<file path="design/flow/run.sh">
#!/bin/bash
# the make line also repeats each setting of config.mk as NAME=value (left out here)
make -C /OpenROAD-flow-scripts/flow DESIGN_CONFIG=/design/flow/config.mk WORK_HOME=/design/flow/orfs CLKGATE_MAP_FILE= finish
</file>
<file path="design/flow/config.mk">
export PLATFORM = sky130hd
export DESIGN_NAME = LMFE
export DESIGN_NICKNAME = LMFE
export VERILOG_FILES = /design/flow/design.v
export SDC_FILE = /design/flow/constraint.sdc
export NUM_CORES = 4
export LEC_CHECK = 0
export ABC_AREA = 1
export CAP_MARGIN = 20
export CORE_MARGIN = 2
export CORE_UTILIZATION = 72
export CTS_CLUSTER_DIAMETER = 400
export CTS_CLUSTER_SIZE = 99
export HOLD_SLACK_MARGIN = 0.29
export PLACE_DENSITY = 0.4
export SETUP_SLACK_MARGIN = -0.2
export SLEW_MARGIN = 20
</file>
<file path="design/flow/constraint.sdc">
create_clock -name core_clock -period 2.4 [get_ports {clk}]
set_input_delay 0.4800 -clock core_clock [delete_from_list [all_inputs] [get_ports {clk}]]
set_output_delay 0.4800 -clock core_clock [all_outputs]
set_load 0.01 [all_outputs]
</file>
<file path="design/flow/design.v">
module LMFE ( clk, reset, Din, in_en, busy, out_valid, Dout, mem_cen, mem_wen, mem_addr, mem_d, mem_q);
input   clk;
input   reset;
input   in_en;
output  busy;
output  out_valid;
input   [7:0]  Din;
output  [7:0]  Dout;
output  mem_cen;
output  mem_wen;
output  [9:0]  mem_addr;
output  [7:0]  mem_d;
input   [7:0]  mem_q;
wire [7:0] med_d_w;
wire med_en_w;
wire med_del_w;
wire newline_w;
control MainCT( .clk(clk), .rst(reset), .data_in(Din), .in_en(in_en), .busy(busy), .med_data(med_d_w), .med_en(med_en_w), .med_del(med_del_w), .cen(mem_cen), .wen(mem_wen), .addr(mem_addr), .memd(mem_d), .memq(mem_q), .out_valid(out_valid), .newline(newline_w));
insert_sort med(.clk(clk), .rst(reset) , .data_valid(med_en_w) , .data_in(med_d_w), .data_out(Dout), .del_valid(med_del_w), .newline(newline_w)); 
endmodule
module insert_sort(clk,rst,data_valid,data_in,data_out,del_valid,newline); 
input clk,rst,data_valid,del_valid,newline;
input [7:0]data_in;
output [7:0] data_out;
reg [7:0] in_r;
reg [6:0] counter_r;
wire [6:0] counter_w;
reg [1:0] state_r,state_w;
reg [7:0] list_r [48:0];
reg [7:0] list_w [48:0];
wire [48:0] pos_w;
integer i,k; 
parameter S_idle=3'd0;
parameter S_load=3'd1;
parameter S_done=3'd2;
parameter S_dele=3'd3;
assign pos_w[0]=(in_r>list_r[0]);
assign pos_w[1]=(in_r>list_r[1]);
assign pos_w[2]=(in_r>list_r[2]);
assign pos_w[3]=(in_r>list_r[3]);
assign pos_w[4]=(in_r>list_r[4]);
assign pos_w[5]=(in_r>list_r[5]);
assign pos_w[6]=(in_r>list_r[6]);
assign pos_w[7]=(in_r>list_r[7]);
assign pos_w[8]=(in_r>list_r[8]);
assign pos_w[9]=(in_r>list_r[9]);
assign pos_w[10]=(in_r>list_r[10]);
assign pos_w[11]=(in_r>list_r[11]);
assign pos_w[12]=(in_r>list_r[12]);
assign pos_w[13]=(in_r>list_r[13]);
assign pos_w[14]=(in_r>list_r[14]);
assign pos_w[15]=(in_r>list_r[15]);
assign pos_w[16]=(in_r>list_r[16]);
assign pos_w[17]=(in_r>list_r[17]);
assign pos_w[18]=(in_r>list_r[18]);
assign pos_w[19]=(in_r>list_r[19]);
assign pos_w[20]=(in_r>list_r[20]);
assign pos_w[21]=(in_r>list_r[21]);
assign pos_w[22]=(in_r>list_r[22]);
assign pos_w[23]=(in_r>list_r[23]);
assign pos_w[24]=(in_r>list_r[24]);
assign pos_w[25]=(in_r>list_r[25]);
assign pos_w[26]=(in_r>list_r[26]);
assign pos_w[27]=(in_r>list_r[27]);
assign pos_w[28]=(in_r>list_r[28]);
assign pos_w[29]=(in_r>list_r[29]);
assign pos_w[30]=(in_r>list_r[30]);
assign pos_w[31]=(in_r>list_r[31]);
assign pos_w[32]=(in_r>list_r[32]);
assign pos_w[33]=(in_r>list_r[33]);
assign pos_w[34]=(in_r>list_r[34]);
assign pos_w[35]=(in_r>list_r[35]);
assign pos_w[36]=(in_r>list_r[36]);
assign pos_w[37]=(in_r>list_r[37]);
assign pos_w[38]=(in_r>list_r[38]);
assign pos_w[39]=(in_r>list_r[39]);
assign pos_w[40]=(in_r>list_r[40]);
assign pos_w[41]=(in_r>list_r[41]);
assign pos_w[42]=(in_r>list_r[42]);
assign pos_w[43]=(in_r>list_r[43]);
assign pos_w[44]=(in_r>list_r[44]);
assign pos_w[45]=(in_r>list_r[45]);
assign pos_w[46]=(in_r>list_r[46]);
assign pos_w[47]=(in_r>list_r[47]);
assign pos_w[48]=(in_r>list_r[48]);
assign counter_w=(state_r==S_load)?counter_r+7'b1:7'b0;
assign data_out=list_r[24];
always@(*)
begin
	case(state_r)
		S_idle:  
		begin
			list_w[0]=list_r[0];
			list_w[1]=list_r[1];
			list_w[2]=list_r[2];
			list_w[3]=list_r[3];
			list_w[4]=list_r[4];
			list_w[5]=list_r[5];
			list_w[6]=list_r[6];
			list_w[7]=list_r[7];
			list_w[8]=list_r[8];
			list_w[9]=list_r[9];
			list_w[10]=list_r[10];
			list_w[11]=list_r[11];
			list_w[12]=list_r[12];
			list_w[13]=list_r[13];
			list_w[14]=list_r[14];
			list_w[15]=list_r[15];
			list_w[16]=list_r[16];
			list_w[17]=list_r[17];
			list_w[18]=list_r[18];
			list_w[19]=list_r[19];
			list_w[20]=list_r[20];
			list_w[21]=list_r[21];
			list_w[22]=list_r[22];
			list_w[23]=list_r[23];
			list_w[24]=list_r[24];
			list_w[25]=list_r[25];
			list_w[26]=list_r[26];
			list_w[27]=list_r[27];
			list_w[28]=list_r[28];
			list_w[29]=list_r[29];
			list_w[30]=list_r[30];
			list_w[31]=list_r[31];
			list_w[32]=list_r[32];
			list_w[33]=list_r[33];
			list_w[34]=list_r[34];
			list_w[35]=list_r[35];
			list_w[36]=list_r[36];
			list_w[37]=list_r[37];
			list_w[38]=list_r[38];
			list_w[39]=list_r[39];
			list_w[40]=list_r[40];
			list_w[41]=list_r[41];
			list_w[42]=list_r[42];
			list_w[43]=list_r[43];	
			list_w[44]=list_r[44];
			list_w[45]=list_r[45];
			list_w[46]=list_r[46];
			list_w[47]=list_r[47];
			list_w[48]=list_r[48];		
		end
		S_load:
		begin
			list_w[0]=((state_r==S_load)&&(pos_w[0]==1'b1))?list_r[0]:in_r;
			list_w[1]=(pos_w[1]==1'b1)?list_r[1]:((pos_w[0]==1'b1)&&(pos_w[1]==1'b0))?in_r:list_r[0];
			list_w[2]=(pos_w[2]==1'b1)?list_r[2]:((pos_w[1]==1'b1)&&(pos_w[2]==1'b0))?in_r:list_r[1];
			list_w[3]=(pos_w[3]==1'b1)?list_r[3]:((pos_w[2]==1'b1)&&(pos_w[3]==1'b0))?in_r:list_r[2];
			list_w[4]=(pos_w[4]==1'b1)?list_r[4]:((pos_w[3]==1'b1)&&(pos_w[4]==1'b0))?in_r:list_r[3];
			list_w[5]=(pos_w[5]==1'b1)?list_r[5]:((pos_w[4]==1'b1)&&(pos_w[5]==1'b0))?in_r:list_r[4];
			list_w[6]=(pos_w[6]==1'b1)?list_r[6]:((pos_w[5]==1'b1)&&(pos_w[6]==1'b0))?in_r:list_r[5];
			list_w[7]=(pos_w[7]==1'b1)?list_r[7]:((pos_w[6]==1'b1)&&(pos_w[7]==1'b0))?in_r:list_r[6];
			list_w[8]=(pos_w[8]==1'b1)?list_r[8]:((pos_w[7]==1'b1)&&(pos_w[8]==1'b0))?in_r:list_r[7];
			list_w[9]=(pos_w[9]==1'b1)?list_r[9]:((pos_w[8]==1'b1)&&(pos_w[9]==1'b0))?in_r:list_r[8];
			list_w[10]=(pos_w[10]==1'b1)?list_r[10]:((pos_w[9]==1'b1)&&(pos_w[10]==1'b0))?in_r:list_r[9];
			list_w[11]=(pos_w[11]==1'b1)?list_r[11]:((pos_w[10]==1'b1)&&(pos_w[11]==1'b0))?in_r:list_r[10];
			list_w[12]=(pos_w[12]==1'b1)?list_r[12]:((pos_w[11]==1'b1)&&(pos_w[12]==1'b0))?in_r:list_r[11];
			list_w[13]=(pos_w[13]==1'b1)?list_r[13]:((pos_w[12]==1'b1)&&(pos_w[13]==1'b0))?in_r:list_r[12];
			list_w[14]=(pos_w[14]==1'b1)?list_r[14]:((pos_w[13]==1'b1)&&(pos_w[14]==1'b0))?in_r:list_r[13];
			list_w[15]=(pos_w[15]==1'b1)?list_r[15]:((pos_w[14]==1'b1)&&(pos_w[15]==1'b0))?in_r:list_r[14];
			list_w[16]=(pos_w[16]==1'b1)?list_r[16]:((pos_w[15]==1'b1)&&(pos_w[16]==1'b0))?in_r:list_r[15];
			list_w[17]=(pos_w[17]==1'b1)?list_r[17]:((pos_w[16]==1'b1)&&(pos_w[17]==1'b0))?in_r:list_r[16];
			list_w[18]=(pos_w[18]==1'b1)?list_r[18]:((pos_w[17]==1'b1)&&(pos_w[18]==1'b0))?in_r:list_r[17];
			list_w[19]=(pos_w[19]==1'b1)?list_r[19]:((pos_w[18]==1'b1)&&(pos_w[19]==1'b0))?in_r:list_r[18];
			list_w[20]=(pos_w[20]==1'b1)?list_r[20]:((pos_w[19]==1'b1)&&(pos_w[20]==1'b0))?in_r:list_r[19];
			list_w[21]=(pos_w[21]==1'b1)?list_r[21]:((pos_w[20]==1'b1)&&(pos_w[21]==1'b0))?in_r:list_r[20];
			list_w[22]=(pos_w[22]==1'b1)?list_r[22]:((pos_w[21]==1'b1)&&(pos_w[22]==1'b0))?in_r:list_r[21];
			list_w[23]=(pos_w[23]==1'b1)?list_r[23]:((pos_w[22]==1'b1)&&(pos_w[23]==1'b0))?in_r:list_r[22];
			list_w[24]=(pos_w[24]==1'b1)?list_r[24]:((pos_w[23]==1'b1)&&(pos_w[24]==1'b0))?in_r:list_r[23];
			list_w[25]=(pos_w[25]==1'b1)?list_r[25]:((pos_w[24]==1'b1)&&(pos_w[25]==1'b0))?in_r:list_r[24];
			list_w[26]=(pos_w[26]==1'b1)?list_r[26]:((pos_w[25]==1'b1)&&(pos_w[26]==1'b0))?in_r:list_r[25];
			list_w[27]=(pos_w[27]==1'b1)?list_r[27]:((pos_w[26]==1'b1)&&(pos_w[27]==1'b0))?in_r:list_r[26];
			list_w[28]=(pos_w[28]==1'b1)?list_r[28]:((pos_w[27]==1'b1)&&(pos_w[28]==1'b0))?in_r:list_r[27];
			list_w[29]=(pos_w[29]==1'b1)?list_r[29]:((pos_w[28]==1'b1)&&(pos_w[29]==1'b0))?in_r:list_r[28];
			list_w[30]=(pos_w[30]==1'b1)?list_r[30]:((pos_w[29]==1'b1)&&(pos_w[30]==1'b0))?in_r:list_r[29];
			list_w[31]=(pos_w[31]==1'b1)?list_r[31]:((pos_w[30]==1'b1)&&(pos_w[31]==1'b0))?in_r:list_r[30];	
			list_w[32]=(pos_w[32]==1'b1)?list_r[32]:((pos_w[31]==1'b1)&&(pos_w[32]==1'b0))?in_r:list_r[31];
			list_w[33]=(pos_w[33]==1'b1)?list_r[33]:((pos_w[32]==1'b1)&&(pos_w[33]==1'b0))?in_r:list_r[32];	
			list_w[34]=(pos_w[34]==1'b1)?list_r[34]:((pos_w[33]==1'b1)&&(pos_w[34]==1'b0))?in_r:list_r[33];
			list_w[35]=(pos_w[35]==1'b1)?list_r[35]:((pos_w[34]==1'b1)&&(pos_w[35]==1'b0))?in_r:list_r[34];	
			list_w[36]=(pos_w[36]==1'b1)?list_r[36]:((pos_w[35]==1'b1)&&(pos_w[36]==1'b0))?in_r:list_r[35];
			list_w[37]=(pos_w[37]==1'b1)?list_r[37]:((pos_w[36]==1'b1)&&(pos_w[37]==1'b0))?in_r:list_r[36];	
			list_w[38]=(pos_w[38]==1'b1)?list_r[38]:((pos_w[37]==1'b1)&&(pos_w[38]==1'b0))?in_r:list_r[37];
			list_w[39]=(pos_w[39]==1'b1)?list_r[39]:((pos_w[38]==1'b1)&&(pos_w[39]==1'b0))?in_r:list_r[38];	
			list_w[40]=(pos_w[40]==1'b1)?list_r[40]:((pos_w[39]==1'b1)&&(pos_w[40]==1'b0))?in_r:list_r[39];
			list_w[41]=(pos_w[41]==1'b1)?list_r[41]:((pos_w[40]==1'b1)&&(pos_w[41]==1'b0))?in_r:list_r[40];	
			list_w[42]=(pos_w[42]==1'b1)?list_r[42]:((pos_w[41]==1'b1)&&(pos_w[42]==1'b0))?in_r:list_r[41];
			list_w[43]=(pos_w[43]==1'b1)?list_r[43]:((pos_w[42]==1'b1)&&(pos_w[43]==1'b0))?in_r:list_r[42];	
			list_w[44]=(pos_w[44]==1'b1)?list_r[44]:((pos_w[43]==1'b1)&&(pos_w[44]==1'b0))?in_r:list_r[43];
			list_w[45]=(pos_w[45]==1'b1)?list_r[45]:((pos_w[44]==1'b1)&&(pos_w[45]==1'b0))?in_r:list_r[44];	
			list_w[46]=(pos_w[46]==1'b1)?list_r[46]:((pos_w[45]==1'b1)&&(pos_w[46]==1'b0))?in_r:list_r[45];
			list_w[47]=(pos_w[47]==1'b1)?list_r[47]:((pos_w[46]==1'b1)&&(pos_w[47]==1'b0))?in_r:list_r[46];				
			list_w[48]=(pos_w[48]==1'b1)?list_r[48]:((pos_w[47]==1'b1)&&(pos_w[48]==1'b0))?in_r:list_r[47];					
		end
		S_done:
		begin
			list_w[0]=list_r[0];
			list_w[1]=list_r[1];
			list_w[2]=list_r[2];
			list_w[3]=list_r[3];
			list_w[4]=list_r[4];
			list_w[5]=list_r[5];
			list_w[6]=list_r[6];
			list_w[7]=list_r[7];
			list_w[8]=list_r[8];
			list_w[9]=list_r[9];
			list_w[10]=list_r[10];
			list_w[11]=list_r[11];
			list_w[12]=list_r[12];
			list_w[13]=list_r[13];
			list_w[14]=list_r[14];
			list_w[15]=list_r[15];
			list_w[16]=list_r[16];
			list_w[17]=list_r[17];
			list_w[18]=list_r[18];
			list_w[19]=list_r[19];
			list_w[20]=list_r[20];
			list_w[21]=list_r[21];
			list_w[22]=list_r[22];
			list_w[23]=list_r[23];
			list_w[24]=list_r[24];
			list_w[25]=list_r[25];
			list_w[26]=list_r[26];
			list_w[27]=list_r[27];
			list_w[28]=list_r[28];
			list_w[29]=list_r[29];
			list_w[30]=list_r[30];
			list_w[31]=list_r[31];
			list_w[32]=list_r[32];
			list_w[33]=list_r[33];
			list_w[34]=list_r[34];
			list_w[35]=list_r[35];
			list_w[36]=list_r[36];
			list_w[37]=list_r[37];
			list_w[38]=list_r[38];
			list_w[39]=list_r[39];
			list_w[40]=list_r[40];
			list_w[41]=list_r[41];
			list_w[42]=list_r[42];
			list_w[43]=list_r[43];	
			list_w[44]=list_r[44];
			list_w[45]=list_r[45];
			list_w[46]=list_r[46];
			list_w[47]=list_r[47];
			list_w[48]=list_r[48];					
		end
		S_dele:
		begin
			list_w[0]=(pos_w[0]==1'b1)?list_r[0]:list_r[1];
			list_w[1]=(pos_w[1]==1'b1)?list_r[1]:list_r[2];
			list_w[2]=(pos_w[2]==1'b1)?list_r[2]:list_r[3];
			list_w[3]=(pos_w[3]==1'b1)?list_r[3]:list_r[4];
			list_w[4]=(pos_w[4]==1'b1)?list_r[4]:list_r[5];
			list_w[5]=(pos_w[5]==1'b1)?list_r[5]:list_r[6];
			list_w[6]=(pos_w[6]==1'b1)?list_r[6]:list_r[7];
			list_w[7]=(pos_w[7]==1'b1)?list_r[7]:list_r[8];
			list_w[8]=(pos_w[8]==1'b1)?list_r[8]:list_r[9];
			list_w[9]=(pos_w[9]==1'b1)?list_r[9]:list_r[10];
			list_w[10]=(pos_w[10]==1'b1)?list_r[10]:list_r[11];
			list_w[11]=(pos_w[11]==1'b1)?list_r[11]:list_r[12];
			list_w[12]=(pos_w[12]==1'b1)?list_r[12]:list_r[13];
			list_w[13]=(pos_w[13]==1'b1)?list_r[13]:list_r[14];
			list_w[14]=(pos_w[14]==1'b1)?list_r[14]:list_r[15];
			list_w[15]=(pos_w[15]==1'b1)?list_r[15]:list_r[16];
			list_w[16]=(pos_w[16]==1'b1)?list_r[16]:list_r[17];
			list_w[17]=(pos_w[17]==1'b1)?list_r[17]:list_r[18];
			list_w[18]=(pos_w[18]==1'b1)?list_r[18]:list_r[19];
			list_w[19]=(pos_w[19]==1'b1)?list_r[19]:list_r[20];
			list_w[20]=(pos_w[20]==1'b1)?list_r[20]:list_r[21];
			list_w[21]=(pos_w[21]==1'b1)?list_r[21]:list_r[22];
			list_w[22]=(pos_w[22]==1'b1)?list_r[22]:list_r[23];
			list_w[23]=(pos_w[23]==1'b1)?list_r[23]:list_r[24];
			list_w[24]=(pos_w[24]==1'b1)?list_r[24]:list_r[25];
			list_w[25]=(pos_w[25]==1'b1)?list_r[25]:list_r[26];
			list_w[26]=(pos_w[26]==1'b1)?list_r[26]:list_r[27];
			list_w[27]=(pos_w[27]==1'b1)?list_r[27]:list_r[28];
			list_w[28]=(pos_w[28]==1'b1)?list_r[28]:list_r[29];
			list_w[29]=(pos_w[29]==1'b1)?list_r[29]:list_r[30];
			list_w[30]=(pos_w[30]==1'b1)?list_r[30]:list_r[31];
			list_w[31]=(pos_w[31]==1'b1)?list_r[31]:list_r[32];
			list_w[32]=(pos_w[32]==1'b1)?list_r[32]:list_r[33];
			list_w[33]=(pos_w[33]==1'b1)?list_r[33]:list_r[34];
			list_w[34]=(pos_w[34]==1'b1)?list_r[34]:list_r[35];
			list_w[35]=(pos_w[35]==1'b1)?list_r[35]:list_r[36];
			list_w[36]=(pos_w[36]==1'b1)?list_r[36]:list_r[37];
			list_w[37]=(pos_w[37]==1'b1)?list_r[37]:list_r[38];
			list_w[38]=(pos_w[38]==1'b1)?list_r[38]:list_r[39];
			list_w[39]=(pos_w[39]==1'b1)?list_r[39]:list_r[40];
			list_w[40]=(pos_w[40]==1'b1)?list_r[40]:list_r[41];
			list_w[41]=(pos_w[41]==1'b1)?list_r[41]:list_r[42];
			list_w[42]=(pos_w[42]==1'b1)?list_r[42]:list_r[43];
			list_w[43]=(pos_w[43]==1'b1)?list_r[43]:list_r[44];
			list_w[44]=(pos_w[44]==1'b1)?list_r[44]:list_r[45];
			list_w[45]=(pos_w[45]==1'b1)?list_r[45]:list_r[46];
			list_w[46]=(pos_w[46]==1'b1)?list_r[46]:list_r[47];
			list_w[47]=(pos_w[47]==1'b1)?list_r[47]:list_r[48];
			list_w[48]=(pos_w[48]==1'b1)?list_r[48]:8'd255;			
		end	
		default:
		begin
			list_w[0]=list_r[0];
			list_w[1]=list_r[1];
			list_w[2]=list_r[2];
			list_w[3]=list_r[3];
			list_w[4]=list_r[4];
			list_w[5]=list_r[5];
			list_w[6]=list_r[6];
			list_w[7]=list_r[7];
			list_w[8]=list_r[8];
			list_w[9]=list_r[9];
			list_w[10]=list_r[10];
			list_w[11]=list_r[11];
			list_w[12]=list_r[12];
			list_w[13]=list_r[13];
			list_w[14]=list_r[14];
			list_w[15]=list_r[15];
			list_w[16]=list_r[16];
			list_w[17]=list_r[17];
			list_w[18]=list_r[18];
			list_w[19]=list_r[19];
			list_w[20]=list_r[20];
			list_w[21]=list_r[21];
			list_w[22]=list_r[22];
			list_w[23]=list_r[23];
			list_w[24]=list_r[24];
			list_w[25]=list_r[25];
			list_w[26]=list_r[26];
			list_w[27]=list_r[27];
			list_w[28]=list_r[28];
			list_w[29]=list_r[29];
			list_w[30]=list_r[30];
			list_w[31]=list_r[31];
			list_w[32]=list_r[32];
			list_w[33]=list_r[33];
			list_w[34]=list_r[34];
			list_w[35]=list_r[35];
			list_w[36]=list_r[36];
			list_w[37]=list_r[37];
			list_w[38]=list_r[38];
			list_w[39]=list_r[39];
			list_w[40]=list_r[40];
			list_w[41]=list_r[41];
			list_w[42]=list_r[42];
			list_w[43]=list_r[43];	
			list_w[44]=list_r[44];
			list_w[45]=list_r[45];
			list_w[46]=list_r[46];
			list_w[47]=list_r[47];
			list_w[48]=list_r[48];
		end
	endcase		
end
always@(*)
begin
	case(state_r)
		S_idle: begin if(data_valid) state_w=S_load; else if(del_valid) state_w=S_dele; else state_w=S_idle; end
		S_load: begin if(data_valid) state_w=S_load; else state_w=S_done; end
		S_dele: begin if(del_valid) state_w=S_dele; else state_w=S_done; end
		S_done: begin if(del_valid) state_w=S_dele; else if(data_valid) state_w=S_load; else state_w=S_idle; end
		default: state_w=state_r;
	endcase
end
always@(posedge clk or posedge rst)
begin
	if(rst)
	begin
		in_r<=7'b0;
		counter_r<=7'b0;
        state_r<=2'b0;	
		list_r[0]<=8'd0;
		list_r[1]<=8'd0;		
		list_r[2]<=8'd0;		
		list_r[3]<=8'd0;		
		list_r[4]<=8'd0;		
		list_r[5]<=8'd0;		
		list_r[6]<=8'd0;		
		list_r[7]<=8'd0;		
		list_r[8]<=8'd0;		
		list_r[9]<=8'd0;		
		list_r[10]<=8'd0;		
		list_r[11]<=8'd0;		
		list_r[12]<=8'd0;		
		list_r[13]<=8'd0;		
		list_r[14]<=8'd0;		
		list_r[15]<=8'd0;		
		list_r[16]<=8'd0;		
		list_r[17]<=8'd0;		
		list_r[18]<=8'd0;		
		list_r[19]<=8'd0;		
		list_r[20]<=8'd0;		
		list_r[21]<=8'd255;		
		list_r[22]<=8'd255;		
		list_r[23]<=8'd255;		
		list_r[24]<=8'd255;		
		list_r[25]<=8'd255;		
		list_r[26]<=8'd255;		
		list_r[27]<=8'd255;		
		list_r[28]<=8'd255;		
		list_r[29]<=8'd255;		
		list_r[30]<=8'd255;		
		list_r[31]<=8'd255;		
		list_r[32]<=8'd255;		
		list_r[33]<=8'd255;		
		list_r[34]<=8'd255;		
		list_r[35]<=8'd255;		
		list_r[36]<=8'd255;		
		list_r[37]<=8'd255;		
		list_r[38]<=8'd255;		
		list_r[39]<=8'd255;		
		list_r[40]<=8'd255;		
		list_r[41]<=8'd255;		
		list_r[42]<=8'd255;		
		list_r[43]<=8'd255;		
		list_r[44]<=8'd255;		
		list_r[45]<=8'd255;		
		list_r[46]<=8'd255;		
		list_r[47]<=8'd255;		
		list_r[48]<=8'd255;		
	end
	else if(newline)
	begin
		in_r<=7'b0;
		counter_r<=7'b0;
        state_r<=2'b0;	
		list_r[0]<=8'd0;
		list_r[1]<=8'd0;		
		list_r[2]<=8'd0;		
		list_r[3]<=8'd0;		
		list_r[4]<=8'd0;		
		list_r[5]<=8'd0;		
		list_r[6]<=8'd0;		
		list_r[7]<=8'd0;		
		list_r[8]<=8'd0;		
		list_r[9]<=8'd0;		
		list_r[10]<=8'd0;		
		list_r[11]<=8'd0;		
		list_r[12]<=8'd0;		
		list_r[13]<=8'd0;		
		list_r[14]<=8'd0;		
		list_r[15]<=8'd0;		
		list_r[16]<=8'd0;		
		list_r[17]<=8'd0;		
		list_r[18]<=8'd0;		
		list_r[19]<=8'd0;		
		list_r[20]<=8'd0;		
		list_r[21]<=8'd255;		
		list_r[22]<=8'd255;		
		list_r[23]<=8'd255;		
		list_r[24]<=8'd255;		
		list_r[25]<=8'd255;		
		list_r[26]<=8'd255;		
		list_r[27]<=8'd255;		
		list_r[28]<=8'd255;		
		list_r[29]<=8'd255;		
		list_r[30]<=8'd255;		
		list_r[31]<=8'd255;		
		list_r[32]<=8'd255;		
		list_r[33]<=8'd255;		
		list_r[34]<=8'd255;		
		list_r[35]<=8'd255;		
		list_r[36]<=8'd255;		
		list_r[37]<=8'd255;		
		list_r[38]<=8'd255;		
		list_r[39]<=8'd255;		
		list_r[40]<=8'd255;		
		list_r[41]<=8'd255;		
		list_r[42]<=8'd255;		
		list_r[43]<=8'd255;		
		list_r[44]<=8'd255;		
		list_r[45]<=8'd255;		
		list_r[46]<=8'd255;		
		list_r[47]<=8'd255;		
		list_r[48]<=8'd255;		
	end	
	else
	begin	
		in_r<=data_in;
		counter_r<=counter_w;
        state_r<=state_w;	
		list_r[0]<=list_w[0];
		list_r[1]<=list_w[1];		
		list_r[2]<=list_w[2];		
		list_r[3]<=list_w[3];		
		list_r[4]<=list_w[4];		
		list_r[5]<=list_w[5];		
		list_r[6]<=list_w[6];		
		list_r[7]<=list_w[7];		
		list_r[8]<=list_w[8];		
		list_r[9]<=list_w[9];		
		list_r[10]<=list_w[10];
		list_r[11]<=list_w[11];
		list_r[12]<=list_w[12];
		list_r[13]<=list_w[13];
		list_r[14]<=list_w[14];
		list_r[15]<=list_w[15];
		list_r[16]<=list_w[16];
		list_r[17]<=list_w[17];
		list_r[18]<=list_w[18];
		list_r[19]<=list_w[19];
		list_r[20]<=list_w[20];
		list_r[21]<=list_w[21];
		list_r[22]<=list_w[22];
		list_r[23]<=list_w[23];
		list_r[24]<=list_w[24];
		list_r[25]<=list_w[25];
		list_r[26]<=list_w[26];
		list_r[27]<=list_w[27];
		list_r[28]<=list_w[28];
		list_r[29]<=list_w[29];
		list_r[30]<=list_w[30];
		list_r[31]<=list_w[31];
		list_r[32]<=list_w[32];
		list_r[33]<=list_w[33];
		list_r[34]<=list_w[34];
		list_r[35]<=list_w[35];
		list_r[36]<=list_w[36];
		list_r[37]<=list_w[37];
		list_r[38]<=list_w[38];
		list_r[39]<=list_w[39];
		list_r[40]<=list_w[40];
		list_r[41]<=list_w[41];
		list_r[42]<=list_w[42];
		list_r[43]<=list_w[43];
		list_r[44]<=list_w[44];
		list_r[45]<=list_w[45];
		list_r[46]<=list_w[46];
		list_r[47]<=list_w[47];
		list_r[48]<=list_w[48];	
	end
end
endmodule
module control ( clk, rst, data_in, in_en, busy, med_data, med_en, med_del, cen, wen, addr, memd, memq, out_valid, newline);
input   clk;
input   rst;
input   in_en;
input   [7:0] data_in;
input   [7:0] memq;
output  [7:0] memd;
output  cen;
output  wen;
output  busy;
output  med_en;
output  med_del;
output  newline;
output  out_valid;
output  [7:0] med_data;
output  [9:0] addr;
parameter S_init=3'd0;
parameter S_prep=3'd1;
parameter S_getw=3'd2;
parameter S_work=3'd3;
parameter S_endl=3'd4;
reg [2:0] state_r,state_w;
reg [6:0] counter_row_r;
wire [6:0] counter_row_w;
reg [6:0] counter_col_r;
wire [6:0] counter_col_w;
reg [6:0] countwin_row_r;
wire [6:0] countwin_row_w;
reg [6:0] countwin_col_r;
wire [6:0] countwin_col_w;
reg wen_r;
reg wen_w;
reg cen_r;
reg cen_w;
reg [9:0] addr_r;
reg [9:0] addr_w;
reg [7:0] work_counter;
reg [5:0] getw_counter;
wire [5:0] getw_counter_w;
reg busy_r;
reg busy_w;
reg out_v_r;
reg out_v_w;
reg med_en_r,med_en_w;
reg med_del_r,med_del_w;
reg [7:0] med_data_r,med_data_w;
integer k;
reg [7:0] data_r;
wire [7:0] data_w;
reg readfin;
wire readfin_w;
wire [6:0] mask_row;
wire [2:0] addr_shift_0;
wire [2:0] addr_shift_1;
wire [2:0] addr_shift_2;
wire [2:0] addr_shift_3;
wire [2:0] addr_shift_4;
wire [2:0] addr_shift_5;
wire [2:0] addr_shift_6;
wire [2:0] addr_shift_7;
assign busy=busy_r;
assign wen=wen_r;
assign cen=cen_r;
assign memd=data_r;
assign med_data=med_data_r;
assign med_del=med_del_r;
assign med_en=med_en_r;
assign counter_col_w=(in_en)?counter_col_r+7'b1:counter_col_r;
assign counter_row_w=(in_en&&counter_col_r==7'd127)?counter_row_r+7'b1:counter_row_r;
assign countwin_col_w=(out_valid)?countwin_col_r+7'b1:countwin_col_r;
assign countwin_row_w=(countwin_col_w==7'd0 && out_valid)?countwin_row_r+7'b1:countwin_row_r;
assign mask_row=(countwin_row_w==7'd0)?7'b000_0_111:(countwin_row_w==7'd1)?7'b000_0_011:(countwin_row_w==7'd2)?7'b000_0_001:(countwin_row_w==7'd125)?7'b100_0_000:(countwin_row_w==7'd126)?7'b110_0_000:(countwin_row_w==7'd127)?7'b111_0_000:7'b0;
assign addr_shift_0=(countwin_row_w[2:0]==3'd5)?(countwin_row_w[5:3]+3'd1):(countwin_row_w[2:0]==3'd6)?(countwin_row_w[5:3]+3'd1):(countwin_row_w[2:0]==3'd7)?(countwin_row_w[5:3]+3'd1):countwin_row_w[5:3];
assign addr_shift_1=(countwin_row_w[2:0]==3'd6)?(countwin_row_w[5:3]+3'd1):(countwin_row_w[2:0]==3'd7)?(countwin_row_w[5:3]+3'd1):countwin_row_w[5:3];
assign addr_shift_2=(countwin_row_w[2:0]==3'd7)?(countwin_row_w[5:3]+3'd1):countwin_row_w[5:3];
assign addr_shift_3=countwin_row_w[5:3];
assign addr_shift_4=countwin_row_w[5:3];
assign addr_shift_5=(countwin_row_w[2:0]==3'd0)?(countwin_row_w[5:3]-3'd1):countwin_row_w[5:3];	
assign addr_shift_6=(countwin_row_w[2:0]==3'd1)?(countwin_row_w[5:3]-3'd1):(countwin_row_w[2:0]==3'd0)?(countwin_row_w[5:3]-3'd1):countwin_row_w[5:3];
assign addr_shift_7=(countwin_row_w[2:0]==3'd2)?(countwin_row_w[5:3]-3'd1):(countwin_row_w[2:0]==3'd1)?(countwin_row_w[5:3]-3'd1):(countwin_row_w[2:0]==3'd0)?(countwin_row_w[5:3]-3'd1):countwin_row_w[5:3];
assign out_valid=(work_counter==8'd34)?1'b1:(getw_counter==5'd19)?1'b1:1'b0;
assign newline=(state_r==S_endl)?1'b1:1'b0;
assign data_w=(in_en)?data_in:data_r;
assign getw_counter_w=(state_r==S_getw)?(getw_counter<19)?getw_counter+5'd1:5'd0:5'd0;
assign readfin_w=(counter_col_r==7'd127 && counter_row_r ==7'd127)?1'b1:readfin;
assign addr=addr_r;
always@(*)
begin
	case(state_r)
	S_endl:
	begin
		busy_w=1'b1;
		cen_w=1'b0;
		wen_w=(readfin==1'b0)?1'b0:1'b1;
		addr_w=(readfin==1'b0)?{counter_row_r[2:0],7'b0}:{countwin_row_r[2:0],countwin_col_r};
		med_en_w=1'd0;
		med_del_w=1'd0;
		med_data_w=8'd255;
	end
	S_prep:
	begin
		busy_w=1'b0;
		cen_w=1'b0;	
		wen_w=1'b0;	
		addr_w={counter_row_r[2:0],counter_col_r};
		med_en_w=1'd0;
		med_del_w=1'd0;
		med_data_w=8'd255;
	end
	S_init:
	begin
		busy_w=1'b0;
		cen_w=1'b0;
		wen_w=1'b0;	
		addr_w=10'd0;
		med_en_w=1'd0;
		med_del_w=1'd0;
		med_data_w=8'd255;		
	end
	S_getw:
	begin
		busy_w=1'b1;		
		cen_w=1'b0;
		wen_w=1'b1;	
		case(getw_counter)
			5'd0: begin addr_w={(countwin_row_r[2:0]-3'd3),countwin_col_r-7'd4}; end
			5'd1: begin addr_w={(countwin_row_r[2:0]-3'd2),countwin_col_r-7'd4}; end
			5'd2: begin addr_w={(countwin_row_r[2:0]-3'd1),countwin_col_r-7'd4}; end		
			5'd3: begin addr_w={(countwin_row_r[2:0]),countwin_col_r-7'd4}; end
			5'd4: begin addr_w={(countwin_row_r[2:0]+3'd1),countwin_col_r-7'd4}; end
			5'd5: begin addr_w={(countwin_row_r[2:0]+3'd2),countwin_col_r-7'd4}; end	
			5'd6: begin addr_w={(countwin_row_r[2:0]+3'd3),countwin_col_r-7'd4}; end
			5'd8: begin addr_w={(countwin_row_r[2:0]-3'd3),countwin_col_r+7'd3}; end
			5'd9: begin addr_w={(countwin_row_r[2:0]-3'd2),countwin_col_r+7'd3}; end
			5'd10: begin addr_w={(countwin_row_r[2:0]-3'd1),countwin_col_r+7'd3}; end
			5'd11: begin addr_w={(countwin_row_r[2:0]),countwin_col_r+7'd3}; end
			5'd12: begin addr_w={(countwin_row_r[2:0]+3'd1),countwin_col_r+7'd3}; end
			5'd13: begin addr_w={(countwin_row_r[2:0]+3'd2),countwin_col_r+7'd3}; end
			5'd14: begin addr_w={(countwin_row_r[2:0]+3'd3),countwin_col_r+7'd3}; end
			default: begin addr_w=addr_r; end
		endcase
		case(getw_counter)	
			5'd1: begin med_data_w=(mask_row[0])?8'd0:(countwin_col_r>3)?memq:8'd0; med_en_w=1'd0; med_del_w=1'd1; end
			5'd2: begin med_data_w=(mask_row[1])?8'd0:(countwin_col_r>3)?memq:8'd0; med_en_w=1'd0; med_del_w=1'd1; end
			5'd3: begin med_data_w=(mask_row[2])?8'd0:(countwin_col_r>3)?memq:8'd0; med_en_w=1'd0; med_del_w=1'd1; end	
			5'd4: begin med_data_w=(mask_row[3])?8'd0:(countwin_col_r>3)?memq:8'd0; med_en_w=1'd0; med_del_w=1'd1; end
			5'd5: begin med_data_w=(mask_row[4])?8'd0:(countwin_col_r>3)?memq:8'd0; med_en_w=1'd0; med_del_w=1'd1; end
			5'd6: begin med_data_w=(mask_row[5])?8'd0:(countwin_col_r>3)?memq:8'd0; med_en_w=1'd0; med_del_w=1'd1; end
			5'd7: begin med_data_w=(mask_row[6])?8'd0:(countwin_col_r>3)?memq:8'd0; med_en_w=1'd0; med_del_w=1'd1; end
			5'd9: begin med_data_w=(mask_row[0])?8'd0:(countwin_col_r<=124)?memq:8'd0; med_en_w=1'd1; med_del_w=1'd0; end
			5'd10: begin med_data_w=(mask_row[1])?8'd0:(countwin_col_r<=124)?memq:8'd0; med_en_w=1'd1; med_del_w=1'd0; end
			5'd11: begin med_data_w=(mask_row[2])?8'd0:(countwin_col_r<=124)?memq:8'd0; med_en_w=1'd1; med_del_w=1'd0; end
			5'd12: begin med_data_w=(mask_row[3])?8'd0:(countwin_col_r<=124)?memq:8'd0; med_en_w=1'd1; med_del_w=1'd0; end
			5'd13: begin med_data_w=(mask_row[4])?8'd0:(countwin_col_r<=124)?memq:8'd0; med_en_w=1'd1; med_del_w=1'd0; end
			5'd14: begin med_data_w=(mask_row[5])?8'd0:(countwin_col_r<=124)?memq:8'd0; med_en_w=1'd1; med_del_w=1'd0; end
			5'd15: begin med_data_w=(mask_row[6])?8'd0:(countwin_col_r<=124)?memq:8'd0; med_en_w=1'd1; med_del_w=1'd0; end	
			default: begin med_data_w=8'd255; med_en_w=1'd0; med_del_w=1'd0; end
		endcase
	end
	S_work:
	begin	
		busy_w=1'b1;	
		cen_w=1'b0;
		wen_w=1'b1;
		med_del_w=1'b0;	
		case(work_counter)
			8'd0: begin addr_w={(countwin_row_r[2:0]-3'd3),countwin_col_r}; end
			8'd1: begin addr_w={(countwin_row_r[2:0]-3'd2),countwin_col_r}; end
			8'd2: begin addr_w={(countwin_row_r[2:0]-3'd1),countwin_col_r}; end		
			8'd3: begin addr_w={(countwin_row_r[2:0]),countwin_col_r}; end
			8'd4: begin addr_w={(countwin_row_r[2:0]+3'd1),countwin_col_r}; end
			8'd5: begin addr_w={(countwin_row_r[2:0]+3'd2),countwin_col_r}; end	
			8'd6: begin addr_w={(countwin_row_r[2:0]+3'd3),countwin_col_r}; end
			8'd8: begin addr_w={(countwin_row_r[2:0]-3'd3),countwin_col_r+7'd1}; end
			8'd9: begin addr_w={(countwin_row_r[2:0]-3'd2),countwin_col_r+7'd1}; end
			8'd10: begin addr_w={(countwin_row_r[2:0]-3'd1),countwin_col_r+7'd1}; end
			8'd11: begin addr_w={(countwin_row_r[2:0]),countwin_col_r+7'd1}; end
			8'd12: begin addr_w={(countwin_row_r[2:0]+3'd1),countwin_col_r+7'd1}; end
			8'd13: begin addr_w={(countwin_row_r[2:0]+3'd2),countwin_col_r+7'd1}; end
			8'd14: begin addr_w={(countwin_row_r[2:0]+3'd3),countwin_col_r+7'd1}; end
			8'd16: begin addr_w={(countwin_row_r[2:0]-3'd3),countwin_col_r+7'd2}; end
			8'd17: begin addr_w={(countwin_row_r[2:0]-3'd2),countwin_col_r+7'd2}; end
			8'd18: begin addr_w={(countwin_row_r[2:0]-3'd1),countwin_col_r+7'd2}; end
			8'd19: begin addr_w={(countwin_row_r[2:0]),countwin_col_r+7'd2}; end
			8'd20: begin addr_w={(countwin_row_r[2:0]+3'd1),countwin_col_r+7'd2}; end
			8'd21: begin addr_w={(countwin_row_r[2:0]+3'd2),countwin_col_r+7'd2}; end
			8'd22: begin addr_w={(countwin_row_r[2:0]+3'd3),countwin_col_r+7'd2}; end	
			8'd24: begin addr_w={(countwin_row_r[2:0]-3'd3),countwin_col_r+7'd3}; end
			8'd25: begin addr_w={(countwin_row_r[2:0]-3'd2),countwin_col_r+7'd3}; end
			8'd26: begin addr_w={(countwin_row_r[2:0]-3'd1),countwin_col_r+7'd3}; end
			8'd27: begin addr_w={(countwin_row_r[2:0]),countwin_col_r+7'd3}; end
			8'd28: begin addr_w={(countwin_row_r[2:0]+3'd1),countwin_col_r+7'd3}; end
			8'd29: begin addr_w={(countwin_row_r[2:0]+3'd2),countwin_col_r+7'd3}; end
			8'd30: begin addr_w={(countwin_row_r[2:0]+3'd3),countwin_col_r+7'd3}; end
			default: begin addr_w=addr_r; end
		endcase
		case(work_counter)	
			8'd1: begin med_data_w=(mask_row[0])?8'd0:memq; med_en_w=1'd1; end
			8'd2: begin med_data_w=(mask_row[1])?8'd0:memq; med_en_w=1'd1; end
			8'd3: begin med_data_w=(mask_row[2])?8'd0:memq; med_en_w=1'd1; end	
			8'd4: begin med_data_w=(mask_row[3])?8'd0:memq; med_en_w=1'd1; end
			8'd5: begin med_data_w=(mask_row[4])?8'd0:memq; med_en_w=1'd1; end
			8'd6: begin med_data_w=(mask_row[5])?8'd0:memq; med_en_w=1'd1; end
			8'd7: begin med_data_w=(mask_row[6])?8'd0:memq; med_en_w=1'd1; end
			8'd9: begin med_data_w=(mask_row[0])?8'd0:memq; med_en_w=1'd1; end
			8'd10: begin med_data_w=(mask_row[1])?8'd0:memq; med_en_w=1'd1; end
			8'd11: begin med_data_w=(mask_row[2])?8'd0:memq; med_en_w=1'd1; end
			8'd12: begin med_data_w=(mask_row[3])?8'd0:memq; med_en_w=1'd1; end
			8'd13: begin med_data_w=(mask_row[4])?8'd0:memq; med_en_w=1'd1; end
			8'd14: begin med_data_w=(mask_row[5])?8'd0:memq; med_en_w=1'd1; end
			8'd15: begin med_data_w=(mask_row[6])?8'd0:memq; med_en_w=1'd1; end	
			8'd17: begin med_data_w=(mask_row[0])?8'd0:memq; med_en_w=1'd1; end
			8'd18: begin med_data_w=(mask_row[1])?8'd0:memq; med_en_w=1'd1; end
			8'd19: begin med_data_w=(mask_row[2])?8'd0:memq; med_en_w=1'd1; end
			8'd20: begin med_data_w=(mask_row[3])?8'd0:memq; med_en_w=1'd1; end
			8'd21: begin med_data_w=(mask_row[4])?8'd0:memq; med_en_w=1'd1; end
			8'd22: begin med_data_w=(mask_row[5])?8'd0:memq; med_en_w=1'd1; end
			8'd23: begin med_data_w=(mask_row[6])?8'd0:memq; med_en_w=1'd1; end	
			8'd25: begin med_data_w=(mask_row[0])?8'd0:memq; med_en_w=1'd1; end
			8'd26: begin med_data_w=(mask_row[1])?8'd0:memq; med_en_w=1'd1; end
			8'd27: begin med_data_w=(mask_row[2])?8'd0:memq; med_en_w=1'd1; end
			8'd28: begin med_data_w=(mask_row[3])?8'd0:memq; med_en_w=1'd1; end
			8'd29: begin med_data_w=(mask_row[4])?8'd0:memq; med_en_w=1'd1; end
			8'd30: begin med_data_w=(mask_row[5])?8'd0:memq; med_en_w=1'd1; end
			8'd31: begin med_data_w=(mask_row[6])?8'd0:memq; med_en_w=1'd1; end
			default: begin med_data_w=8'd255; med_en_w=1'd0; end
		endcase	
	end
	default:
	begin
		busy_w=1'b0;
		cen_w=1'b1;
		wen_w=1'b0;
		addr_w=10'd0;
		med_en_w=1'd0;
		med_del_w=1'd0;
		med_data_w=8'd255;					
	end
	endcase
end
always@(*)
begin
	case(state_r)
		S_init: begin if(in_en) state_w=S_prep; else state_w=S_init; end
		S_prep: begin if(counter_col_r==7'd127 && counter_row_r>7'd3) state_w=S_work; else state_w=S_prep;end
		S_getw: 
		begin 
			if(countwin_col_r==7'd127 && countwin_row_r<7'd127 && getw_counter==5'd19) state_w=S_endl; 
			else if(countwin_col_r==7'd127 && countwin_row_r==7'd127 && getw_counter==5'd19) state_w=S_init; 
			else state_w=S_getw; 
		end
		S_work: begin if(work_counter==8'd33) state_w=S_getw; else state_w=S_work; end
		S_endl: begin if(readfin==1'b0)state_w=S_prep; else state_w=S_work; end
		default:state_w=state_r;
	endcase
end
always@(posedge clk or posedge rst)
begin
	if(rst)
	begin
		readfin<=1'b0;
		state_r<=S_init;
		addr_r<=10'd0;
		out_v_r<=1'b0;
		cen_r<=8'd0;
		wen_r<=8'd0;
		med_en_r<=1'b0;
		med_del_r<=1'b0;
		med_data_r<=8'd0;
		work_counter<=8'd0;
		getw_counter<=5'd0;
		busy_r<=1'b0;
		data_r<=8'd0;
		counter_col_r<=7'b0;
		counter_row_r<=7'b0;
		countwin_col_r<=7'b0;
		countwin_row_r<=7'b0;		
	end
	else
	begin
		readfin<=readfin_w;	
		state_r<=state_w;
		addr_r<=addr_w;
		out_v_r<=1'b0;
		med_data_r<=med_data_w;
		cen_r<=cen_w;
		wen_r<=wen_w;
		med_en_r<=med_en_w;		
		med_del_r<=med_del_w;		
		work_counter<=(state_r==S_work && !in_en)?work_counter+8'd1:8'd0;	
		getw_counter<=getw_counter_w;
		busy_r<=busy_w;
		data_r<=data_w;
		counter_col_r<=counter_col_w;
		counter_row_r<=counter_row_w;		
		countwin_col_r<=countwin_col_w;
		countwin_row_r<=countwin_row_w;	
	end
end
endmodule
</file>
==> results.txt, run 1 <==
run metrics: status=aborted with a tool error, Stop stage=5_1_grt, Stop Error=[ERROR DPL-0038] Utilization greater than 100%, impossible to legalize, Yosys chip area=between 0.03 and 0.04 mm2, DP Wirelength=82.7 mm, post-synthesis register bit count=483, FFs w/ async S/R, synth=100%, biggest area cells=dfrtp_1 (17%), dfstp_2 (16%), ha_1 (14%), syn nets=about 5.5k, most numerous cell in the Yosys netlist=o21ai_0, synth cell count leaders=o21ai_0 (812), a21oi_1 (802), nand2_1 (710), full die area=0.0540 mm2, Post-Synth AOI/OAI Area=29.4%, Synthesis Warnings=4, and+or+nand+nor area frac=13.7%, Synth Area per Inst=7.40 um2, Post-Syn Instances=5077, Post-synth EDFFs=0, Synth Seq Share=32.9%, area leader, netlist=dfrtp_1, die extent in x=232 um, top area contributor share=17.1%, Dominant flop cell=dfrtp_1, root buf cell=clkbuf_16, placed cell area=about 0.043 mm2, num rows=83, area fraction in mux cells=less than 1%, yosys cell count=5077, fa+ha+maj area frac=13.8%, TritonCTS Sinks=483, clock buffer depth=3, xor/xnor share of the synthesized area=0.699%, Final GP Congestion=0.983, # port buffers=48, fp_density=73.0%, CTS H-Tree Depth=1, Mapped Area=approximately 0.038 mm2, Top non-seq family=AND-OR/OR-AND gates, floorplan core area=0.0515 mm2, distinct cell type count of the synthesized netlist=~60, DP Cell Count=6214, Num CTS Buffers=8, Ports=between 40 and 50, DIE HEIGHT=232 um
per-stage QoR:
| stage | setup slack [ns] | setup TNS (ns) |
|---|---|---|
| 3_5_place_dp | -0.653 | -88.09 |
| 4_1_cts | -0.573 | -73.82 |
| 2_1_floorplan | -4.44 | -1939.68 |
| 3_3_place_gp | -0.517 | -60.34 |
repair_timing:
item	in CTS
setup endpoints to repair	337
gates cloned	21
hold buffers	1
buffers inserted	132
gates resized	514
pin swaps	192
hold endpoints to repair	36
==> run 2, diff against run 1 <==
- ABC_AREA: 1 -> unset
- CORE_UTILIZATION: 72 -> 40
- CTS_CLUSTER_DIAMETER: 400 -> unset
- CTS_CLUSTER_SIZE: 99 -> unset
- HOLD_SLACK_MARGIN: 0.29 -> unset
- PLACE_DENSITY: 0.4 -> unset
- SETUP_SLACK_MARGIN: -0.2 -> 0.65
- clock period: 2.4 -> 4.21 ns (I/O delays scaled with it)
==> results.txt, run 2 <==
impl run done, here's what came out: Post-Syn Instances=4313 (-15%), hold endpoint=med.state_r[0]$_DFF_PP1_, drt total wl=roughly 110 mm, Num CTS Buffers=58 (+50), Slew @ Worst Pin=1.10 ns, # port buffers=48 (unchanged), Ports=49 (unchanged), fill count=9239, Hold Path Class=reg2reg, Internal=8290 uW, most numerous cell in the Yosys netlist=ha_1, Util after Layout=a little under half, biggest area cells=dfrtp_1 (17%), dfstp_2 (16%), ha_1 (14%), Reg2Reg Setup Slack=0.76 ns, Yosys chip area=0.0379 mm2 (+0.95%), arrival time at the worst endpoint=3.97 ns, Post-Synth AOI/OAI Area=23.3% (-6.1 points), Min-Delay Startpoint=MainCT.med_del_r$_DFF_PP0_, fa+ha+maj area frac=13.7% (-0.13 points), GR Overflow Total=0, reg-to-reg endpoint=MainCT.med_data_r[2]$_DFF_PP0_, largest fanout on the critical path=8, Total GRT Usage=21.8%, Synthesis Warnings=4 (unchanged), Setup crit end kind=register, DRC=0, syn nets=4747 (-14%), fin crit period=3.45 ns, first-pass GRT wire length=177 mm, top area contributor share=16.9% (-0.16 points), synth cell count leaders=ha_1 (415), nand2_1 (412), inv_1 (407), die extent in x=312 um (+34%), initial antenna violation count=2, largest net degree at the start of global routing=approximately 250, slowest stage cell, crit path=or4_4, diode count=0, Tool Warnings=47, Switching Share=22.5%, Hold Crit Depth=1, setup violators final=0, Routed WL per cell=19.2 um, Mapped Area=0.0379 mm2 (+0.95%), area leader, netlist=dfrtp_1, antenna-violating nets left=0, CP Launch Type=register, switching power=2410 uW, and+or+nand+nor area frac=13.6% (-0.13 points), Synth Area per Inst=8.80 um2 (+19%), clock buffer depth=3 (unchanged), WP data required=4.73 ns, Leak Pwr=0.0201 uW, DP Cell Count=5529 (-11%), FFs w/ async S/R, synth=100% (unchanged), CP Depth=10, Gate power share=3.4%, number of global-route vias before repair=~33k, yosys cell count=4313 (-15%), Worst IR Drop VDD=0.357 mV, DP Worst Slack=0.441 ns (+1.09 ns), DIE HEIGHT=312 um (+34%), RSZ-0062 raised after global routing=false, endpoints failing hold=0, drt via density=5.76, via count=approximately 33k, skew final=0.0207 ns, Post-synth EDFFs=0 (unchanged), 1st-iter DRT viols=2257, status=complete, no violations, Dominant flop cell=dfrtp_1, distinct cell type count of the synthesized netlist=77 (+28%), Top non-seq family=AND-OR/OR-AND gates, relative slew slack=26.8%, fin nets=4773, seq pwr=4800 uW, P_comb=between 300 and 400 uW, Worst-path clk slew=0.06 ns, CP top delay family=AND-OR/OR-AND gates, crit path buf inv count=1, xor/xnor share of the synthesized area=0.969% (+0.27 points), Peak Freq=290 MHz, Final period util=around four fifths, Worst Setup SP=MainCT.countwin_col_r[1]$_DFF_PP0_, floorplan core area=0.0936 mm2 (+82%), P_clk=approximately 5500 uW, max-slew violations=0, total of max-cap violations=0, clk latency of the worst-skew pair=0.65 ns, clock share of power=51.8%, cell chain of the critical path=inv_1, ha_2, nor4_4, o2111ai_2, or4_4, a211oi_4, a21oi_1, a2111oi_2, o211ai_2, o21a_1, FF-to-FF Start=MainCT.countwin_col_r[1]$_DFF_PP0_, area fraction in mux cells=9.61% (+9.6 points), crit-path max cell delay=0.53 ns, R2R depth=10, fp_density=40.5% (-32 points), Final GP Congestion=0.891 (-9.4%), sequential power share=44.8%, Worst setup endpoint=MainCT.med_data_r[2]$_DFF_PP0_, Post-Layout Cell Count=5641, largest power group=clock, CTS H-Tree Depth=2 (+1), DP Wirelength=74.8 mm (-9.5%), area delta synth->final=12.6%, 1st-pass router iterations=5, post-route setup slack=0.761 ns, CP Class=reg2reg, CTS tree=yes, num rows=112 (+35%), Synth Seq Share=32.6% (-0.31 points), TritonCTS Sinks=483 (unchanged), pwr dens=250 mW/mm2, post-synthesis register bit count=483 (unchanged), root buf cell=clkbuf_16, full die area=0.0973 mm2 (+80%)
[run 2: area by class of cell]
| cell class | instances | area (um2) | share of cell area [%] |
|---|---|---|---|
| Clock buffer | 83 | 1730 | 4.05 |
| Clock inverter | 25 | 362 | 0.846 |
| Inverter | 408 | 1550 | 3.62 |
| Multi-Input combinational cell | 3201 | 23300 | 54.5 |
| Sequential cell | 483 | 12400 | 29.0 |
| Tap cell | 1254 | 1570 | 3.67 |
| Timing Repair Buffer | 187 | 1840 | 4.30 |
[run 2: metal layers]
layer	track usage, %	wire length [um]	vias up	part of all wire [%]
met1	31.2	52200	15800	48
met4	5.34	2330	4	2.1
met5	0	24	-	0.022
met2	34.9	48900	748	45
li1	-	-	15800	-
met3	2.59	4880	158	4.5
[run 2: repair_timing]
item	in CTS	in global routing
resized	5	20
hold buffers	0	0
pin swaps	0	2
endpoints found under the setup margin	10	153
setup buffers	2	2
[run 2: per-stage QoR]
| stage | area, um2 | setup TNS [ns] | total power [uW] | hold slack (ns) |
|---|---|---|---|---|
| 3_5_place_dp | 40500 | 0 | 5250 | 0.420 |
| 5_1_grt | 42700 | 0 | 11100 | 0.452 |
| 3_3_place_gp | 40500 | 0 | 5240 | 0.411 |
| 2_1_floorplan | 38000 | -1046.39 | 5050 | 0.398 |
| 4_1_cts | 42600 | 0 | 10800 | 0.439 |
| 6_report | 42700 | 0 | 10700 | 0.429 |
==> run 3, diff against run 2 <==
- CORE_UTILIZATION: 40 -> 37
- SETUP_SLACK_MARGIN: 0.65 -> unset
- clock period: 4.21 -> 6.71 ns (I/O delays scaled with it)
==> results.txt, run 3 <==
impl run done, here's what came out: GR Overflow Total=0 (unchanged), arrival time at the worst endpoint=5.18 ns (+1.21 ns), clk latency of the worst-skew pair=0.65 ns (about the same), DP Cell Count=5544 (+0.27%), full die area=0.105 mm2 (+8.0%), # Post-CTS Setup Buffers=0 (-2), final instance area=0.0416 mm2 (-2.6%), CP Class=reg2reg, skew final=0.0299 ns (+0.00922 ns), root buf cell=clkbuf_16, most numerous cell in the Yosys netlist=ha_1, DIE HEIGHT=324 um (+3.9%), Total GRT Usage=20.9% (-0.84 points), WP data required=7.22 ns (+2.49 ns), Ports=49 (unchanged), crit-path max cell delay=0.78 ns (+0.25 ns), yosys cell count=4313 (unchanged), first-pass GRT wire length=179 mm (+1.6%), Tool Warnings=51 (+8.5%), area delta synth->final=9.67%, FFs w/ async S/R, synth=100% (unchanged), hold endpoint=med.state_r[0]$_DFF_PP1_, slowest stage cell, crit path=clkinv_2, largest fanout on the critical path=34 (+26), via count=32.5k (-0.16%), CP Depth=13 (+3), met1 GRT Util=29.4% (-1.9 points), Top non-seq family=AND-OR/OR-AND gates, DP Wirelength=72.8 mm (-2.7%), largest net degree at the start of global routing=170 (-32%), total of max-cap violations=0 (unchanged), CTS H-Tree Depth=2 (unchanged), Post-synth EDFFs=0 (unchanged), status=complete, no violations, fin nets=4670 (-2.2%), pwr dens=153 mW/mm2 (-39%), grt peak-use layer=met2, antenna-violating nets left=0 (unchanged), Mapped Area=0.0379 mm2 (unchanged), Util after Layout=40.9% (-4.8 points), biggest area cells=dfrtp_1 (17%), dfstp_2 (16%), ha_1 (14%), Post-Synth AOI/OAI Area=23.3% (unchanged), Yosys chip area=0.0379 mm2 (unchanged), drt total wl=110 mm (+1.8%), TritonCTS Sinks=483 (unchanged), clock buffer depth=3 (unchanged), routing usage on met2=33.9% (-1.0 points), relative slew slack=26.1% (-0.79 points), Slew @ Worst Pin=1.10 ns (+0.00450 ns), Hold Crit Depth=1 (unchanged), Synth Seq Share=32.6% (unchanged), syn nets=4747 (unchanged), sequential power share=47.2% (+2.4 points), P_clk=3140 uW (-43%), area fraction in mux cells=9.61% (unchanged), Hold Path Class=reg2reg, Final period util=69.6% (-12 points), distinct cell type count of the synthesized netlist=77 (unchanged), initial antenna violation count=1 (-1), top area contributor share=16.9% (unchanged), Final GP Congestion=0.879 (-1.3%), Post-CTS Resized=0 (-5), CP top delay family=AND-OR/OR-AND gates, post-synthesis register bit count=483 (unchanged), drt via density=5.74 (-0.35%), Min-Delay Startpoint=MainCT.med_en_r$_DFF_PP0_, Peak Freq=214 MHz (-26%), fa+ha+maj area frac=13.7% (unchanged), largest power group=clock, Setup crit end kind=register, max-slew violations=0 (unchanged), Gate power share=3.5% (about the same), reg-to-reg endpoint=med.list_r[17][0]$_DFFE_PP0P_, # port buffers=48 (unchanged), Synthesis Warnings=4 (unchanged), seq pwr=3010 uW (-37%), CTS Hold Bufs=0 (unchanged), Synth Area per Inst=8.80 um2 (unchanged), DRC=0 (unchanged), placed cell area=0.0397 mm2 (-1.9%), setup violators final=0 (unchanged), fin crit period=4.67 ns (+1.22 ns), number of global-route vias before repair=32.2k (-1.2%), xor/xnor share of the synthesized area=0.969% (unchanged), CP Launch Type=register, Fin Setup TNS=0 ns (unchanged), Worst-path clk slew=0.06 ns (about the same), clock share of power=49.3% (-2.5 points), CP dominant cell by count=o21a_1, Post-Syn Instances=4313 (unchanged), Worst IR Drop VDD=0.181 mV (-49%), num rows=117 (+4.5%), RSZ-0062 raised after global routing=false, area leader, netlist=dfrtp_1, 1st-pass router iterations=5 (unchanged), crit path buf inv count=3 (+2), FF-to-FF Start=med.in_r[0]$_DFF_PP0_, and+or+nand+nor area frac=13.6% (unchanged), Routed WL per cell=19.5 um (+1.6%), floorplan core area=0.102 mm2 (+8.7%), diode count=0 (unchanged), endpoints failing hold=0 (unchanged), P_comb=225 uW (-38%), Switching Share=23.3% (+0.73 points), Dominant flop cell=dfrtp_1, fp_density=37.3% (-3.2 points), fill count=10.1k (+9.0%), Leak Pwr=0.0194 uW (-3.3%), Worst Setup SP=med.in_r[0]$_DFF_PP0_, met3 global-route usage=2.64% (+0.052 points), R2R depth=13 (+3), Num CTS Buffers=57 (-1.7%), synth cell count leaders=ha_1 (415), nand2_1 (412), inv_1 (407), 1st-iter DRT viols=2305 (+2.1%), Worst setup endpoint=med.list_r[17][0]$_DFFE_PP0P_, CTS tree=yes, Internal=4890 uW (-41%), cell chain of the critical path=buf_4, clkinv_2, buf_4, ha_1, nor2b_1, o21a_1, o21a_1, o21a_1, o21bai_1, a21o_1, o21ai_1, nor2_1, a32o_1, Reg2Reg Setup Slack=2.04 ns (+1.28 ns), die extent in x=324 um (+3.9%), Post-Layout Cell Count=5652 (+0.20%), switching power=1480 uW (-38%)
run 3: metal layers:
layer	part of all wire [%]	wire (um)	vias up
met5	0.012	13	-
met1	47	52000	15900
met2	45	50100	813
met3	5.0	5540	170
li1	-	-	15500
met4	2.3	2540	2
run 3: layout make-up:
type                            instances  area [um2]  area share [%]
Multi-Input combinational cell       3201       23300            55.9
Sequential cell                       483       12400            29.8
Clock buffer                           97        1780            4.28
Tap cell                             1368        1710            4.11
Inverter                              408        1540            3.71
Timing Repair Buffer                   85         846            2.03
Clock inverter                         10        80.1           0.192
run 3: per-stage QoR:
stage	power [uW]	hold slack, ns	worst slack (ns)
floorplan	3170	0.398	-0.994
global placement	3290	0.411	2.20
detailed placement	3290	0.417	2.17
CTS	6460	0.424	2.13
global route	6600	0.444	1.80
finish	6380	0.419	2.04
==> run 4, diff against run 3 <==
- ABC_AREA: unset -> 1
- CAP_MARGIN: 20 -> 10
- CELL_PAD_IN_SITES_GLOBAL_PLACEMENT: unset -> 0
- CORE_ASPECT_RATIO: unset -> 1.06
- CORE_UTILIZATION: 37 -> 70
- CTS_CLUSTER_SIZE: unset -> 24
- GPL_TIMING_DRIVEN: unset -> 1
- HOLD_SLACK_MARGIN: unset -> 0.29
- MIN_ROUTING_LAYER: unset -> met1
- PLACE_DENSITY: unset -> 0.65
- SETUP_SLACK_MARGIN: unset -> 0.57
- clock period: 6.71 -> 3.11 ns (I/O delays scaled with it)
==> results.txt, run 4 <==
run metrics: status=aborted with a tool error, Stop stage=5_1_grt, Stop Error=[ERROR GRT-0232] Routing congestion too high. Check the congestion heatmap in the GUI., synth cell count leaders=o21ai_0 (812), a21oi_1 (802), nand2_1 (710), biggest area cells=dfrtp_1 (17%), dfstp_2 (16%), ha_1 (14%), syn nets=5511 (+16%), Ports=49 (unchanged), FFs w/ async S/R, synth=100% (unchanged), Num CTS Buffers=56 (-1.8%), Post-synth EDFFs=0 (unchanged), Post-Syn Instances=5077 (+18%), fp_density=70.8% (+33 points), Post-Synth AOI/OAI Area=29.4% (+6.1 points), distinct cell type count of the synthesized netlist=60 (-22%), Mapped Area=0.0376 mm2 (-0.94%), Synthesis Warnings=4 (unchanged), num rows=87 (-26%), yosys cell count=5077 (+18%), and+or+nand+nor area frac=13.7% (+0.13 points), Dominant flop cell=dfrtp_1, GR Overflow Total=283, CTS H-Tree Depth=2 (unchanged), area leader, netlist=dfrtp_1, Yosys chip area=0.0376 mm2 (-0.94%), Total GRT Usage=80.6%, most numerous cell in the Yosys netlist=o21ai_0, post-synthesis register bit count=483 (unchanged), top area contributor share=17.1% (+0.16 points), Synth Seq Share=32.9% (+0.31 points), die extent in x=229 um (-29%), DP Wirelength=77.9 mm (+7.1%), # port buffers=48 (unchanged), floorplan core area=0.0531 mm2 (-48%), fa+ha+maj area frac=13.8% (+0.13 points), Top non-seq family=AND-OR/OR-AND gates, clock buffer depth=3 (unchanged), TritonCTS Sinks=483 (unchanged), area fraction in mux cells=0.0566% (-9.6 points), full die area=0.0556 mm2 (-47%), Synth Area per Inst=7.40 um2 (-16%), Final GP Congestion=0.948 (+7.8%), DP Worst Slack=0.121 ns (-2.05 ns), placed cell area=0.0399 mm2 (+0.44%), root buf cell=clkbuf_16, xor/xnor share of the synthesized area=0.699% (-0.27 points), DIE HEIGHT=243 um (-25%)
==> run 4: layer usage <==
layer | global-route usage [%] | overflow
met1 | 80.6 | 22
met2 | 94.2 | 149
met3 | 69.4 | 19
met4 | 76.9 | 91
met5 | 46.4 | 2
==> run 4: repair_timing <==
| action | 4_1_cts |
|---|---|
| setup endpoints to repair | 406 |
| buffers inserted | 143 |
| resized | 531 |
| cloned | 25 |
| hold buffers | 1 |
| pin swaps | 199 |
| endpoints found under the hold margin | 2 |
==> run 4: per-stage QoR <==
stage | utilization [%] | setup TNS (ns) | std cells
floorplan | - | -1471.43 | 5077
global placement | 75.1 | 0 | 5809
detailed placement | 75.1 | 0 | 5809
CTS | 85.5 | 0 | 6084
Power and IR drop assume default switching activity.
